`config.mk`:
```
export PLATFORM = sky130hd
export DESIGN_NAME = mips
export DESIGN_NICKNAME = mips
export VERILOG_FILES = /design/flow/design.v
export SDC_FILE = /design/flow/constraint.sdc
export NUM_CORES = 4
export LEC_CHECK = 0
export CAP_MARGIN = 20
export CELL_PAD_IN_SITES_DETAIL_PLACEMENT = 1
export CORE_MARGIN = 2
export CORE_UTILIZATION = 64
export GPL_TIMING_DRIVEN = 0
export MAX_ROUTING_LAYER = met5
export PLACE_DENSITY = 0.52
export SLEW_MARGIN = 5
```
`constraint.sdc`:
```
create_clock -name core_clock -period 14.2 [get_ports {clk}]
set_input_delay 2.8400 -clock core_clock [delete_from_list [all_inputs] [get_ports {clk}]]
set_output_delay 2.8400 -clock core_clock [all_outputs]
set_load 0.01 [all_outputs]
```
`design.v`:
```
module mux2 #(parameter WIDTH = 8) (
        input  wire             sel,
        input  wire [WIDTH-1:0] a,
        input  wire [WIDTH-1:0] b, 
        output wire [WIDTH-1:0] y
    );
    assign y = (sel) ? b : a;
endmodule
module adder (
        input  wire [31:0] a,
        input  wire [31:0] b,
        output wire [31:0] y
    );
    assign y = a + b;
endmodule
module dreg # (parameter WIDTH = 32) (
        input  wire             clk,
        input  wire             rst,
        input  wire [WIDTH-1:0] d,
        output reg  [WIDTH-1:0] q
    );
    always @ (posedge clk, posedge rst) begin
        if (rst) q <= 0;
        else     q <= d;
    end
endmodule
module flopenr #(parameter WIDTH = 8)
    (
        input clk, reset, en,
        input [WIDTH-1:0] d,
        output reg [WIDTH-1:0] q
    );
    always @(posedge clk, posedge reset)
    begin
      if(reset) q<=0;
      else if(en) q<=d;
      else q<=q;
    end
endmodule
module signext (
        input  wire [15:0] a,
        output wire [31:0] y
    );
    assign y = {{16{a[15]}}, a};
endmodule
module regfile (
        input  wire        clk,
        input  wire        we,
        input  wire [4:0]  ra1,
        input  wire [4:0]  ra2,
        input  wire [4:0]  ra3,
        input  wire [4:0]  wa,
        input  wire [31:0] wd,
        output wire [31:0] rd1,
        output wire [31:0] rd2,
        output wire [31:0] rd3
    );
    reg [31:0] rf [0:31];
    always @ (posedge clk) begin
        if (we) rf[wa] <= wd;
    end
    assign rd1 = (ra1 == 0) ? 0 : rf[ra1];
    assign rd2 = (ra2 == 0) ? 0 : rf[ra2];
    assign rd3 = (ra3 == 0) ? 0 : rf[ra3];
endmodule
module alu (
        input  wire [2:0]  op,
        input  wire [31:0] a,
        input  wire [31:0] b,
        output wire        zero,
        output wire  [31:0] y,
        output wire  [31:0] y_hi
    );
    reg [63:0] y_total;
    assign {y_hi, y} = y_total;
    assign zero = (y == 0);
    always @ (op, a, b) begin
        case (op)
            3'b000: y_total = a & b;
            3'b001: y_total = a | b;
            3'b010: y_total = a + b;
            3'b011: y_total = a * b;  
            3'b100: y_total = b << a[4:0];  
            3'b101: y_total = b >> a[4:0];  
            3'b110: y_total = a - b;
            3'b111: y_total = (a < b) ? 1 : 0;
        endcase
    end
endmodule
module datapath (
        input  wire        clk,
        input  wire        rst,
        input  wire        jal,
        input  wire        branch,
        input  wire        jump,
        input  wire        reg_jump,
        input  wire        reg_dst,
        input  wire        we_reg,
        input  wire        alu_src,
        input  wire [1:0]  dm2reg,
        input  wire        we_hilo,
        input  wire        alu_out_sel,
        input  wire        hilo_sel,
        input  wire        shift_mux_sel,
        input  wire [2:0]  alu_ctrl,
        input  wire [4:0]  ra3,
        input  wire [31:0] instr,
        input  wire [31:0] rd_dm,
        output wire [31:0] pc_current,
        output wire [31:0] alu_mux_out,
        output wire [31:0] wd_dm,
        output wire [31:0] rd3,
        output wire [31:0] wd_rf,
        output wire [4:0] rf_wa
    );
    wire [4:0]  reg_addr;
    wire        pc_src;
    wire [31:0] pc_plus4;
    wire [31:0] pc_pre;
    wire [31:0] pc_next;
    wire [31:0] pc_rj_plus4;
    wire [31:0] sext_imm;
    wire [31:0] ba;
    wire [31:0] bta;
    wire [31:0] jta;
    wire [31:0] rd1_out;
    wire [31:0] alu_pa;
    wire [31:0] alu_pb;
    wire [31:0] alu_mem_out;
    wire        zero;
    wire [64-1:0] hilo_d, hilo_q;
    wire [32-1:0] hi_q, lo_q;
    wire [32-1:0] alu_out_hi;
    wire [32-1:0] hilo_mux_out;
    wire [32-1:0] alu_out;
    wire [4:0] shift_rd1_out;
    assign pc_src = branch & zero;
    assign ba = {sext_imm[29:0], 2'b00};
    assign jta = {pc_plus4[31:28], instr[25:0], 2'b00};
    dreg pc_reg (
            .clk            (clk),
            .rst            (rst),
            .d              (pc_next),
            .q              (pc_current)
        );
    adder pc_plus_4 (
            .a              (pc_current),
            .b              (32'd4),
            .y              (pc_plus4)
        );
    adder pc_plus_br (
            .a              (pc_plus4),
            .b              (ba),
            .y              (bta)
        );
    mux2 #(32) pc_reg_jmp_mux (
            .sel            (reg_jump),
            .a              (pc_plus4),
            .b              (rd1_out),
            .y              (pc_rj_plus4)
        );
    mux2 #(32) pc_src_mux (
            .sel            (pc_src),
            .a              (pc_rj_plus4),
            .b              (bta),
            .y              (pc_pre)
        );
    mux2 #(32) pc_jmp_mux (
            .sel            (jump),
            .a              (pc_pre),
            .b              (jta),
            .y              (pc_next)
        );
    mux2 #(5) rf_wa_mux (
            .sel            (reg_dst),
            .a              (instr[20:16]),
            .b              (instr[15:11]),
            .y              (reg_addr)
        );
    mux2 #(5) reg_addr_mux (
            .sel            (jal),
            .a              (reg_addr),
            .b              (5'h1F),
            .y              (rf_wa)
        );
    regfile rf (
            .clk            (clk),
            .we             (we_reg),
            .ra1            (instr[25:21]),
            .ra2            (instr[20:16]),
            .ra3            (ra3),
            .wa             (rf_wa),
            .wd             (wd_rf),
            .rd1            (rd1_out),
            .rd2            (wd_dm),
            .rd3            (rd3)
        );
    signext se (
            .a              (instr[15:0]),
            .y              (sext_imm)
        );
    mux2 #(32) alu_pb_mux (
            .sel            (alu_src),
            .a              (wd_dm),
            .b              (sext_imm),
            .y              (alu_pb)
        );
    assign alu_pa = {rd1_out[31:5], shift_rd1_out};
    mux2 #(5) shift_rd1_mux (
        .sel    (shift_mux_sel),
        .a      (rd1_out[4:0]),
        .b      (instr[10:6]),
        .y      (shift_rd1_out)
    );
    alu alu (
            .op             (alu_ctrl),
            .a              (alu_pa),
            .b              (alu_pb),
            .zero           (zero),
            .y              (alu_out),
            .y_hi           (alu_out_hi)
        );
    mux2 #(32) alu_mem_mux (
            .sel            (dm2reg),
            .a              (alu_mux_out),
            .b              (rd_dm),
            .y              (alu_mem_out)
        );
    mux2 #(32) rf_wd_mux (
            .sel            (jal),
            .a              (alu_mem_out),
            .b              (pc_plus4),
            .y              (wd_rf)
        );
    assign {hi_q, lo_q} = hilo_q;
    assign hilo_d = {alu_out_hi, alu_out};
    flopenr #(64) hilo_reg (
        .clk    (clk),
        .reset  (rst),
        .en     (we_hilo),
        .d      (hilo_d),
        .q      (hilo_q)
    );
    mux2 #(32) hilo_out_mux (
        .sel    (hilo_sel),
        .a      (lo_q),
        .b      (hi_q),
        .y    (hilo_mux_out)
    );
    mux2 #(32) alu_out_mux (
        .sel    (alu_out_sel),
        .a      (alu_out),
        .b      (hilo_mux_out),
        .y    (alu_mux_out)
    );
endmodule
module maindec (
        input  wire [5:0] opcode,
        output wire       jal,
        output wire       branch,
        output wire       jump,
        output wire       reg_dst,
        output wire       we_reg,
        output wire       alu_src,
        output wire       we_dm,
        output wire       dm2reg,
        output wire [1:0] alu_op
    );
    reg [9:0] ctrl;
    assign {jal, branch, jump, reg_dst, we_reg, alu_src, we_dm, dm2reg, alu_op} = ctrl;
    always @ (opcode) begin
        case (opcode)
            6'b00_0000: ctrl = 'b0_0_0_1_1_0_0_0_10;  
            6'b00_1000: ctrl = 'b0_0_0_0_1_1_0_0_00;  
            6'b00_0100: ctrl = 'b0_1_0_0_0_0_0_0_01;  
            6'b00_0010: ctrl = 'b0_0_1_0_0_0_0_0_00;  
            6'b00_0011: ctrl = 'b1_0_1_0_1_0_0_0_00;  
            6'b10_1011: ctrl = 'b0_0_0_0_0_1_1_0_00;  
            6'b10_0011: ctrl = 'b0_0_0_0_1_1_0_1_00;  
            default:    ctrl = 'bx_x_x_x_x_x_x_x_xx;
        endcase
    end
endmodule
module auxdec (
        input  wire [1:0] alu_op,
        input  wire [5:0] funct,
        output wire [2:0] alu_ctrl,
        output wire       hilo_sel,
        output wire       alu_out_sel,
        output wire       we_hilo,
        output wire       reg_jump,
        output wire       shift_mux_sel,
        output wire       we_reg_aux
    );
    reg [8:0] ctrl;
    assign {we_reg_aux, shift_mux_sel, reg_jump, we_hilo, alu_out_sel, hilo_sel, alu_ctrl} = ctrl;
    always @ (alu_op, funct) begin
        case (alu_op)
            2'b00: ctrl = 'b0_0_0_0_0_0_010;           
            2'b01: ctrl = 'b0_0_0_0_0_0_110;           
            default: case (funct)
                6'b10_0100: ctrl = 'b0_0_0_0_0_0_000;  
                6'b10_0101: ctrl = 'b0_0_0_0_0_0_001;  
                6'b10_0000: ctrl = 'b0_0_0_0_0_0_010;  
                6'b10_0010: ctrl = 'b0_0_0_0_0_0_110;  
                6'b10_1010: ctrl = 'b0_0_0_0_0_0_111;  
                6'b01_1001: ctrl = 'b1_0_0_1_0_0_011;  
                6'b01_0000: ctrl = 'b0_0_0_0_1_1_000;  
                6'b01_0010: ctrl = 'b0_0_0_0_1_0_000;  
                6'b00_1000: ctrl = 'b0_0_1_0_0_0_000;  
                6'b00_0000: ctrl = 'b0_1_0_0_0_0_100;  
                6'b00_0010: ctrl = 'b0_1_0_0_0_0_101;  
                default:    ctrl = 'bx_x_x_x_x_xxx;
            endcase
        endcase
    end
endmodule
module controlunit (
        input  wire [5:0]  opcode,
        input  wire [5:0]  funct,
        output wire        jal,
        output wire        branch,
        output wire        jump,
        output wire        reg_jump,
        output wire        reg_dst,
        output wire        we_reg,
        output wire        alu_src,
        output wire        we_dm,
        output wire        dm2reg,
        output wire        hilo_sel,
        output wire        alu_out_sel,
        output wire        we_hilo,
        output wire        shift_mux_sel,
        output wire [2:0]  alu_ctrl
    );
    wire [1:0] alu_op;
    wire we_reg_main, we_reg_aux;
    mux2 #(1) we_reg_mux (
            .sel            (we_reg_aux),
            .a              (we_reg_main),
            .b              (1'b0),
            .y              (we_reg)
        );
    maindec md (
        .opcode         (opcode),
        .jal            (jal),
        .branch         (branch),
        .jump           (jump),
        .reg_dst        (reg_dst),
        .we_reg         (we_reg_main),
        .alu_src        (alu_src),
        .we_dm          (we_dm),
        .dm2reg         (dm2reg),
        .alu_op         (alu_op)
    );
    auxdec ad (
        .alu_op         (alu_op),
        .funct          (funct),
        .alu_ctrl       (alu_ctrl),
        .hilo_sel       (hilo_sel),
        .alu_out_sel    (alu_out_sel),
        .we_hilo        (we_hilo),
        .reg_jump       (reg_jump),
        .shift_mux_sel  (shift_mux_sel),
        .we_reg_aux      (we_reg_aux)
    );
endmodule
module mips (
        input  wire        clk,
        input  wire        rst,
        input  wire [4:0]  ra3,
        input  wire [31:0] instr,
        input  wire [31:0] rd_dm,
        output wire        we_dm,
        output wire [31:0] pc_current,
        output wire [31:0] alu_out,
        output wire [31:0] wd_dm,
        output wire [31:0] rd3,
        output wire [31:0] wd_rf,
        output wire [4:0] rf_wa
    );
    wire       jal;
    wire       branch;
    wire       jump;
    wire       reg_jump;
    wire       reg_dst;
    wire       we_reg;
    wire       alu_src;
    wire       dm2reg;
    wire       we_hilo;
    wire       hilo_sel;
    wire       alu_out_sel;
    wire       shift_mux_sel;
    wire [2:0] alu_ctrl;
    datapath dp (
            .clk            (clk),
            .rst            (rst),
            .jal            (jal),
            .branch         (branch),
            .jump           (jump),
            .reg_jump       (reg_jump),
            .reg_dst        (reg_dst),
            .we_reg         (we_reg),
            .alu_src        (alu_src),
            .dm2reg         (dm2reg),
            .hilo_sel       (hilo_sel),
            .alu_out_sel    (alu_out_sel),
            .we_hilo        (we_hilo),
            .shift_mux_sel  (shift_mux_sel),
            .alu_ctrl       (alu_ctrl),
            .ra3            (ra3),
            .instr          (instr),
            .rd_dm          (rd_dm),
            .pc_current     (pc_current),
            .alu_mux_out    (alu_out),
            .wd_dm          (wd_dm),
            .rd3            (rd3),
            .wd_rf          (wd_rf),
            .rf_wa          (rf_wa)
        );
    controlunit cu (
            .opcode         (instr[31:26]),
            .funct          (instr[5:0]),
            .jal            (jal),
            .branch         (branch),
            .jump           (jump),
            .reg_jump       (reg_jump),
            .reg_dst        (reg_dst),
            .we_reg         (we_reg),
            .alu_src        (alu_src),
            .we_dm          (we_dm),
            .dm2reg         (dm2reg),
            .hilo_sel       (hilo_sel),
            .alu_out_sel    (alu_out_sel),
            .we_hilo        (we_hilo),
            .shift_mux_sel  (shift_mux_sel),
            .alu_ctrl       (alu_ctrl)
        );
endmodule
```
`run.sh`:
```
#!/bin/bash
# the make line also repeats each setting of config.mk as NAME=value (left out here)
make -C /OpenROAD-flow-scripts/flow DESIGN_CONFIG=/design/flow/config.mk WORK_HOME=/design/flow/orfs CLKGATE_MAP_FILE= finish
```
==> run notes, run 1 <==
Notes from the flow run.

Synth:
- Of the post-synthesis cell area, the part taken by muxes is between 20% and 30%.
- Of the post-synthesis cell area, the dominant cell type holds between 20% and 30%.
- In the synthesized netlist, the cells that appear most often are edfxtp_1, inv_1, nand2_1.
- The run gives the sequential-to-total area share from yosys stat as 32.3%.
- The run puts the post-synthesis cell type count at 98.
- The run gives the xor-xnor portion of the synthesized cell area as 1.13%.
- The run puts the cell count after synthesis at 8719.
- Per the post-synthesis report, the nets total 10078.
- Yosys stat counts 8719 cells in the synthesized netlist.
- The run gives the average cell area after synthesis as between 10 and 15 um^2.
- The run puts the number of flops mapped to enable cells by yosys at 1024.
- The run puts the total standard cell area after synthesis at between 100000 and 150000 um^2.
- The run gives the chip area from the yosys synthesis statistics as approximately 100000 um^2.
- Warnings reported by Yosys during synthesis add up to 8.
- Counting flops and latches in the post-synthesis netlist gives approximately 1100.
- The run puts the compound-cell area share of the yosys netlist at 7.56%.
- The run gives the area fraction in full adders, half adders and majority gates as approximately 22%.
- The biggest area contributor in the post-synthesis netlist is edfxtp_1.
- Summing the areas of all and, or, nand and nor instances in the mapped netlist gives about 8.9% of the synthesized area.
- The synthesis report lists the most area-consuming cells as edfxtp_1, fa_1, mux4_2.
- The run gives the dominant register cell in the synthesized netlist as edfxtp_1.
- After synthesis, the share of flip-flops with an asynchronous set or reset is 8.57%.
- The run gives the dominant combinational cell family by area after synthesis as adder cells.

Floorplan:
- The die is roughly 400 um tall.
- The run gives the number of ports placed on the die boundary as approximately 240.
- The run puts the core outline area at 160000 um^2.
- The floorplan has about 150 rows.
- The run gives the starting density of the core as between 60 and 70%.
- The run gives the die area as 164000 um^2.
- The run gives the die span in x as ~400 um.

Place:
- The run gives the routability congestion estimate from global placement as around 1.2.
- The run gives the placed instance count as between 10000 and 15000.
- The run puts the count of buffers inserted at the top-level ports at about 230.
- The run puts the cell area after placement at about 110000 um^2.
- Summed over all nets, the half-perimeter wirelength after detailed placement is roughly 570000 um.

Outcome:
- The tool reported: "[ERROR DPL-0033] detailed placement checks failed during check placement".
- The flow did not finish.
- The run gives the stage where the flow stopped as clock tree synthesis.
[per-stage QoR]
stage | worst slack (ns) | hold slack [ns] | utilization (%) | TNS, ns
floorplan | -0.984 | 0.440 | - | -10.58
detailed placement | -8.43 | 0.467 | 70.2 | -3597.85
global placement | -9.98 | 0.458 | 68.0 | -4766.21
==> inputs of run 2 (changes only) <==
Settings changed: CELL_PAD_IN_SITES_DETAIL_PLACEMENT 1 to default, CELL_PAD_IN_SITES_GLOBAL_PLACEMENT from default to 3, CORE_ASPECT_RATIO from default to 1.12, CORE_UTILIZATION 64 to 47, MAX_ROUTING_LAYER met5 to met4, PLACE_DENSITY 0.52 to default, PLACE_DENSITY_LB_ADDON from default to 0.21, SETUP_SLACK_MARGIN from default to 2.58, SLEW_MARGIN 5 to 25, TNS_END_PERCENT from default to 5.
Clock period 14.2 ns to 15.2 ns, I/O delays scaled along.
==> run 2 against run 1 <==
Net effect: now fails the layout checks on negative setup slack; synthesized cell count did not move; die size increased by 36%; synthesized area is the same.
==> run notes, run 2 <==
Notes from the flow run.

Outcome:
- Run status: finished with violations (was aborted with a tool error).
- The violated checks flagged are negative setup slack.

Critical path:
- In this run the worst setup path terminates at wd_rf[31].
- The run gives the slowest cell on the critical path as mux2i_1.
- The run gives the startpoint of the most critical register-to-register path as dp.rf.rf[29][1].
- The run puts the logic depth of the worst register-to-register path at about 80.
- The worst setup path is of the primary input to output pin kind.
- The run gives the startpoint of the most critical setup path as instr[17].
- Per STA, the library cell used most along the worst path is fa_1.
- The run gives the kind of cell adding the most delay to the critical path as adder cells.
- On the worst path, the slowest cell contributes a delay of ~0.68 ns.
- STA classifies the critical path endpoint as an output pin.
- For the worst reg-to-reg path, the endpoint reported by OpenROAD is dp.hilo_reg.q[27].
- The run puts the number of buffers and inverters on the critical path at 13.
- The OpenROAD report gives the critical path a data arrival time of 14.55 ns.
- The STA report counts the stages on the worst setup path as approximately 44.
- The run gives the data required time of the worst path as roughly 12 ns.
- The run gives the critical path launch point type as a primary input.
- Setup slack on the worst reg-to-reg path comes out at 0.46 ns.
- The run gives the largest fanout on the critical path as 10.

Run:
- The run puts the max-capacitance violation count at 0.
- The run puts the OpenROAD warning count at roughly 94.

Synth:
- The run puts the area fraction in and, or, nand and nor cells after synthesis at 8.93% (unchanged).
- The run gives the chip area from the yosys synthesis statistics as 103000 um^2 (unchanged).
- Top cell types by occurrence after synthesis: edfxtp_1, inv_1, nand2_1 (unchanged).
- The run gives the compound-cell area share of the yosys netlist as 7.56% (unchanged).
- The total standard cell area after synthesis came to 103000 um^2 (unchanged).
- The run gives the proportion of netlist area held by the largest area contributor as 29.9% (unchanged).
- The xor-xnor portion of the synthesized cell area is 1.13% (unchanged).
- The run gives the dominant register cell in the synthesized netlist as edfxtp_1 (unchanged).
- The run puts the area fraction in full adders, half adders and majority gates at 22.3% (unchanged).
- The run puts the async set or reset register ratio after synthesis at 8.57% (unchanged).
- The run gives the dominant combinational cell family by area after synthesis as adder cells (unchanged).
- The multiplexer share of the synthesized area was 21.5% (unchanged).
- The number of nets in the synthesized netlist is 10078 (unchanged).
- The number of flops mapped to enable cells by yosys was 1024 (unchanged).
- The average cell area after synthesis was 11.8 um^2 (unchanged).
- The run gives the post-synthesis cell count from yosys as 8719 (unchanged).
- The run gives the top cell type by total area after synthesis as edfxtp_1 (unchanged).
- Leading post-synthesis cells by cell area: edfxtp_1, fa_1, mux4_2 (unchanged).
- The sequential-to-total area share from yosys stat was 32.3% (unchanged).
- The run gives the cell count after synthesis as 8719 (unchanged).
- The count of warnings emitted by yosys came to 8 (unchanged).
- The run gives the post-synthesis cell type count as 98 (unchanged).
- The run puts the flip-flop and latch count after synthesis at 1120 (unchanged).

GRT:
- The run puts the largest net degree at the start of global routing at about 64.
- The run puts the leftover overflow at the end of global routing at 0.
- The run puts the initial antenna violation count at ~55.
- The run puts the total global-route track usage at just under 60%.
- The number of global-route vias before repair is 92459.
- The run puts the wire length of the first global-routing pass at 837000 um.

Hold path:
- For the worst min-delay path, the startpoint reported by OpenROAD is dp.hilo_reg.q[53].
- The most critical min-delay path falls under register to register.
- Looking at the hold checks, the worst path lands on dp.hilo_reg.q[53].
- The run puts the number of cells on the worst hold path at 2.

STA:
- For the final routed database, the setup TNS stands at -76.64 ns.
- The run gives the post-route fraction of the period consumed by the critical path as 116%.
- For the pin with the worst max-slew slack, the measured transition is 1.26 ns.
- Setup repair after global routing could not meet its margin everywhere.
- The run gives the number of max-slew violations in the final report as 0.
- The run gives the final count of negative-setup-slack endpoints as 55.
- The run gives the final worst hold slack as roughly 0.5 ns.
- The final timing report gives a worst setup slack of -2.39 ns.
- The run gives the highest clock rate as 0.0569 GHz.
- The run gives the number of hold violations in the final report as 0.
- The run puts the worst slew slack as a fraction of its limit at around 16%.
- The run gives the shortest period the worst path allows as approximately 18 ns.
- The run gives the clock skew after layout as 0.100 ns.

Place:
- The routability congestion estimate from global placement was 1.12 (was 1.25).
- The run gives the estimated wirelength of the detail-placed design as 465000 um (was 574000 um).
- The count of buffers inserted at the top-level ports came to 227 (unchanged).

CTS:
- The run puts the maximum level of the CTS H-tree at 3.
- Per the post-CTS timing run, clock transition at the registers of the reported paths is about 0.070 ns.
- Per the CTS log, the buffer count on the longest clock path is 3.
- The run puts the number of buffers added by the clock tree synthesis step at roughly 110.
- The run gives the number of clock sinks as approximately 1100.
- TritonCTS built the clock tree.
- The cell sitting at the root of the clock tree is a clkbuf_16.
- The run gives the insertion delay to the later sink of the worst-skew pair as ~0.84 ns.

Route:
- The run puts the detail-routed net length per standard cell at just under 50 um.
- Nets still carrying antenna violations after routing amount to 0.
- Detailed routing inserted a total of 94624 vias.
- The run puts the count of unresolved DRC violations after routing at 0.
- Per the detailed-route log, wirelength across all metal layers totals 635000 um.
- For this block, the initial DRC count from the detailed router was around 17000.
- The run puts the iteration tally of the first detailed-router pass at 13.
- The routed design shows a via density per instance of ~7.4.

Floorplan:
- The run gives the die area as 222000 um^2 (was 164000 um^2).
- The run puts the die span in x at 446 um (was 405 um).
- The run gives the core outline area as 217000 um^2 (was 160000 um^2).
- The run gives the number of ports placed on the die boundary as 237 (unchanged).
- The run puts the starting density of the core at 47.3% (was 64.2%).
- The die outline height came to 499 um (was 405 um).
- The standard-cell row count came to 181 (was 147).

Finish:
- Compared with the post-synthesis result, the final layout area differs by 26.0%.
- For this run, the post-layout net count is around 11000.
[run 2: layout make-up]
type / instances / area, um^2
Tap cell: 2836 / 3550
Multi-Input combinational cell: 5969 / 67000
Fill cell: 17546 / 87800
Antenna cell: 72 / 180
Buffer: 597 / 6330
Timing Repair Buffer: 926 / 11100
Clock buffer: 127 / 2860
Sequential cell: 1120 / 33200
Inverter: 1053 / 4220
Clock inverter: 79 / 1090
[run 2: routing by layer]
metal	global-route usage (%)	vias up	part of all wire [%]
li1	-	33547	-
met1	59.3	46955	29
met2	80.6	9957	41
met3	27.1	4165	15
met4	61.6	0	15
met5	-	-	0
[run 2: through the flow]
stage	instances	utilization [%]	setup WS, ns	instance area, um^2
after global placement	11782	50.5	-10.76	110000
after CTS	12596	58.7	-2.00	128000
final	12779	59.6	-2.39	129000
after global routing	12764	59.6	-2.17	129000
after floorplan	8719	-	-0.384	104000
after detailed placement	11957	52.7	-7.43	114000
[run 2: timing repair]
action | CTS | global route
gates cloned | 24 | 4
resized | 1383 | 209
endpoints found under the setup margin | 1144 | 861
pin swaps | 178 | 112
buffers inserted | 409 | 106
hold buffers | 0 | 0
==> inputs of run 3 (changes only) <==
Settings changed: CAP_MARGIN 20 to 10, CELL_PAD_IN_SITES_GLOBAL_PLACEMENT 3 to 0, CORE_UTILIZATION 47 to 72, GPL_TIMING_DRIVEN 0 to 1, SETUP_SLACK_MARGIN 2.58 to -0.86.
Clock period 15.2 ns to 8.83 ns, I/O delays scaled along.
==> run 3 against run 2 <==
Net effect: the flow now stops in detailed placement; die size down 34%; synthesized cell count is the same; synthesized area is the same.
==> run notes, run 3 <==
Notes from the flow run.

Outcome:
- Run status: aborted with a tool error (was finished with violations).
- Per the run summary, the flow got no further than detailed placement.
- The tool reported: "[ERROR DPL-0033] detailed placement checks failed during check placement".

Synth:
- The run puts the total standard cell area after synthesis at 103000 um^2 (unchanged).
- The run puts the number of flops mapped to enable cells by yosys at 1024 (unchanged).
- The run gives the post-synthesis cell count from yosys as 8719 (unchanged).
- The run puts the count of warnings emitted by yosys at 8 (unchanged).
- The area fraction in full adders, half adders and majority gates was 22.3% (unchanged).
- The chip area from the yosys synthesis statistics is 103000 um^2 (unchanged).
- The run puts the sequential-to-total area share from yosys stat at 32.3% (unchanged).
- The run puts the average cell area after synthesis at 11.8 um^2 (unchanged).
- The dominant combinational cell family by area after synthesis was adder cells (unchanged).
- The run gives the multiplexer share of the synthesized area as 21.5% (unchanged).
- The run gives the cell count after synthesis as 8719 (unchanged).
- The dominant register cell in the synthesized netlist is edfxtp_1 (unchanged).
- The run gives the flip-flop and latch count after synthesis as 1120 (unchanged).
- Top cell types by occurrence after synthesis: edfxtp_1, inv_1, nand2_1 (unchanged).
- The run puts the proportion of netlist area held by the largest area contributor at 29.9% (unchanged).
- The run gives the number of nets in the synthesized netlist as 10078 (unchanged).
- The run puts the area fraction in and, or, nand and nor cells after synthesis at 8.93% (unchanged).
- Leading post-synthesis cells by cell area: edfxtp_1, fa_1, mux4_2 (unchanged).
- The run gives the top cell type by total area after synthesis as edfxtp_1 (unchanged).
- The run gives the async set or reset register ratio after synthesis as 8.57% (unchanged).
- The run puts the compound-cell area share of the yosys netlist at 7.56% (unchanged).
- The run puts the xor-xnor portion of the synthesized cell area at 1.13% (unchanged).
- The run gives the post-synthesis cell type count as 98 (unchanged).

Floorplan:
- The run gives the die area as 146000 um^2 (was 222000 um^2).
- The run gives the number of ports placed on the die boundary as 237 (unchanged).
- The run gives the starting density of the core as 72.6% (was 47.3%).
- The core outline area came to 142000 um^2 (was 217000 um^2).
- The standard-cell row count came to 146 (was 181).
- The run gives the die span in x as 361 um (was 446 um).
- The die outline height was 404 um (was 499 um).

Place:
- The run puts the count of buffers inserted at the top-level ports at 236 (was 227).
- The routability congestion estimate from global placement came to 1.30 (was 1.12).
==> run 3: stage by stage <==
step	worst slack, ns	TNS, ns	instances	hold slack, ns
2_1_floorplan	-4.21	-2336.54	8719	0.440
3_3_place_gp	-5.17	-2820.18	12125	0.458
==> inputs of run 4 (changes only) <==
Settings changed: ABC_AREA from default to 1, CAP_MARGIN 10 to 35, CELL_PAD_IN_SITES_GLOBAL_PLACEMENT 0 to 2, CORE_ASPECT_RATIO 1.12 to 1.25, CORE_UTILIZATION 72 to 45, GPL_TIMING_DRIVEN 1 to default, PLACE_DENSITY_LB_ADDON 0.21 to 0.27, SETUP_SLACK_MARGIN -0.86 to -0.79, TNS_END_PERCENT 5 to default.
Clock period 8.83 ns to 18.5 ns, I/O delays scaled along.
==> run 4 against run 3 <==
Net effect: the run fails in detailed routing; synthesized area grew 5.1%; synthesized cell count is 60% higher; die size rose by 67%.
==> run notes, run 4 <==
Notes from the flow run.

Synth:
- The dominant combinational cell family by area after synthesis is simple AND/OR/NAND/NOR gates (was adder cells).
- The run puts the area fraction in and, or, nand and nor cells after synthesis at 24.5% (was 8.93%).
- Top cell types by occurrence after synthesis: nand2_1, nor2_1, inv_1 (was edfxtp_1, inv_1, nand2_1).
- The run gives the cell with the most instances after synthesis as nand2_1.
- Leading post-synthesis cells by cell area: edfxtp_1, fa_1, nand2_1 (was edfxtp_1, fa_1, mux4_2).
- The run puts the number of nets in the synthesized netlist at 15340 (was 10078).
- The cell count after synthesis came to 13981 (was 8719).
- The run puts the post-synthesis cell type count at 61 (was 98).
- The sequential-to-total area share from yosys stat is 30.7% (was 32.3%).
- The run gives the flip-flop and latch count after synthesis as 1120 (unchanged).
- The total standard cell area after synthesis is 108000 um^2 (was 103000 um^2).
- The run puts the xor-xnor portion of the synthesized cell area at 0.576% (was 1.13%).
- The run puts the async set or reset register ratio after synthesis at 8.57% (unchanged).
- The average cell area after synthesis was 7.73 um^2 (was 11.8 um^2).
- The count of warnings emitted by yosys came to 8 (unchanged).
- The run gives the multiplexer share of the synthesized area as 0.0185% (was 21.5%).
- The run gives the chip area from the yosys synthesis statistics as 108000 um^2 (was 103000 um^2).
- The run gives the dominant register cell in the synthesized netlist as edfxtp_1 (unchanged).
- The post-synthesis cell count from yosys was 13981 (was 8719).
- The area fraction in full adders, half adders and majority gates was 21.2% (was 22.3%).
- The run puts the compound-cell area share of the yosys netlist at 13.8% (was 7.56%).
- The run gives the number of flops mapped to enable cells by yosys as 1024 (unchanged).
- The proportion of netlist area held by the largest area contributor was 28.5% (was 29.9%).
- The top cell type by total area after synthesis was edfxtp_1 (unchanged).

Floorplan:
- The standard-cell row count was 201 (was 146).
- The run puts the die area at 244000 um^2 (was 146000 um^2).
- The number of ports placed on the die boundary was 237 (unchanged).
- The run puts the die outline height at 552 um (was 404 um).
- The run gives the core outline area as 239000 um^2 (was 142000 um^2).
- The run puts the die span in x at 442 um (was 361 um).
- The starting density of the core came to 45.1% (was 72.6%).

Outcome:
- Stop err: [ERROR DRT-0255] Maze Route cannot find path of net alu_out[31] in worker of routeBox ( 434700 289800 ) ( 442235 338100 ) (was [ERROR DPL-0033] detailed placement checks failed during check placement.).
- Run status: aborted with a tool error (unchanged).
- The stage where the flow stopped is detailed routing (was detailed placement).

Place:
- The run gives the estimated wirelength of the detail-placed design as 416000 um.
- The run gives the setup slack after placement as -0.516 ns.
- The run gives the placed instance count as approximately 17000.
- The count of buffers inserted at the top-level ports is 236 (unchanged).
- The run puts the routability congestion estimate from global placement at 1.13 (was 1.30).

GRT:
- The run gives the largest net degree at the start of global routing as around 200.
- The run puts the initial antenna violation count at 28.
- The run puts the leftover overflow at the end of global routing at 0.
- The run gives the total global-route track usage as 48.2%.
- The run gives the wire length of the first global-routing pass as 812000 um.
- The number of global-route vias before repair is around 110k.

CTS:
- The number of clock sinks came to about 1100.
- The run gives the maximum level of the CTS H-tree as 3.
- The run gives the number of buffers added by the clock tree synthesis step as about 120.
- The tree is rooted in a clkbuf_16.
- Hold repair after CTS inserted 0 buffers.
- The run gives the number of buffers on the longest clock path as 3.

STA:
- The report classifies the worst endpoint after the last repair as a primary output.
- The run gives the pin ending the worst setup path after global-route repair as wd_rf[26].
==> run 4: stage by stage <==
stage                     hold WS [ns]  utilization (%)  instance area [um^2]
after global routing             0.496             50.7                121000
after CTS                        0.479             50.6                121000
after detailed placement         0.465             48.9                117000
after global placement           0.460             48.6                116000
after floorplan                  0.444                -                108000
==> run 4: repair_timing <==
action	in CTS	in global routing
buffers inserted	0	1
gates resized	0	9
endpoints found under the setup margin	0	4
==> run 4: routing by layer <==
layer and GRT usage, %:
met1 53.0, met2 73.6, met3 11.1, met4 42.9, met5 -
==> inputs of run 5 (changes only) <==
Settings changed: ABC_AREA 1 to default, CAP_MARGIN 35 to 10, CELL_PAD_IN_SITES_GLOBAL_PLACEMENT 2 to 0, CORE_ASPECT_RATIO 1.25 to 1.12, CORE_UTILIZATION 45 to 72, GPL_TIMING_DRIVEN from default to 1, HOLD_SLACK_MARGIN from default to 0.3, PLACE_DENSITY_LB_ADDON 0.27 to 0.21, SETUP_SLACK_MARGIN -0.79 to -0.9, TNS_END_PERCENT from default to 5.
Clock period 18.5 ns to 9.47 ns, I/O delays scaled along.
==> run 5 against run 4 <==
Net effect: the run fails in clock tree synthesis; synthesized cell count decreased by 38%; synthesized area decreased by 4.9%; die size is 40% lower.
==> run notes, run 5 <==
Notes from the flow run.

Outcome:
- Run status: aborted with a tool error (unchanged).
- The stage where the flow stopped is clock tree synthesis (was detailed routing).
- Stop err: [ERROR DPL-0033] detailed placement checks failed during check placement (was [ERROR DRT-0255] Maze Route cannot find path of net alu_out[31] in worker of routeBox ( 434700 289800 ) ( 442235 338100 ).).

Synth:
- The sequential-to-total area share from yosys stat was 32.3% (was 30.7%).
- The run gives the area fraction in and, or, nand and nor cells after synthesis as 8.93% (was 24.5%).
- The run gives the compound-cell area share of the yosys netlist as 7.56% (was 13.8%).
- The multiplexer share of the synthesized area is 21.5% (was 0.0185%).
- Top cell types by occurrence after synthesis: edfxtp_1, inv_1, nand2_1 (was nand2_1, nor2_1, inv_1).
- The run gives the xor-xnor portion of the synthesized cell area as 1.13% (was 0.576%).
- The run puts the async set or reset register ratio after synthesis at 8.57% (unchanged).
- The run gives the dominant register cell in the synthesized netlist as edfxtp_1 (unchanged).
- Leading post-synthesis cells by cell area: edfxtp_1, fa_1, mux4_2 (was edfxtp_1, fa_1, nand2_1).
- The dominant combinational cell family by area after synthesis was adder cells (was simple AND/OR/NAND/NOR gates).
- The run gives the total standard cell area after synthesis as 103000 um^2 (was 108000 um^2).
- The run puts the area fraction in full adders, half adders and majority gates at 22.3% (was 21.2%).
- The run puts the post-synthesis cell count from yosys at 8719 (was 13981).
- The top cell type by total area after synthesis is edfxtp_1 (unchanged).
- The proportion of netlist area held by the largest area contributor was 29.9% (was 28.5%).
- The run puts the count of warnings emitted by yosys at 8 (unchanged).
- The average cell area after synthesis was 11.8 um^2 (was 7.73 um^2).
- The run gives the post-synthesis cell type count as 98 (was 61).
- The run gives the number of nets in the synthesized netlist as 10078 (was 15340).
- The cell count after synthesis is 8719 (was 13981).
- The run gives the flip-flop and latch count after synthesis as 1120 (unchanged).
- The run gives the chip area from the yosys synthesis statistics as 103000 um^2 (was 108000 um^2).
- The run puts the number of flops mapped to enable cells by yosys at 1024 (unchanged).

Floorplan:
- The run puts the standard-cell row count at 146 (was 201).
- The run puts the die outline height at 404 um (was 552 um).
- The run puts the die span in x at 361 um (was 442 um).
- The run gives the starting density of the core as 72.6% (was 45.1%).
- The run gives the die area as 146000 um^2 (was 244000 um^2).
- The core outline area came to 142000 um^2 (was 239000 um^2).
- The run puts the number of ports placed on the die boundary at 237 (unchanged).

Place:
- The run gives the estimated wirelength of the detail-placed design as 376000 um (was 416000 um).
- The run gives the cell area after placement as 121000 um^2 (was 117000 um^2).
- The routability congestion estimate from global placement is 1.32 (was 1.13).
- The run puts the placed instance count at 12110 (was 17061).
- The count of buffers inserted at the top-level ports came to 236 (unchanged).
[run 5: through the flow]
stage,TNS [ns],worst slack [ns]
detailed placement,-2529.04,-5.02
global placement,-2343.52,-4.79
floorplan,-1742.37,-3.82
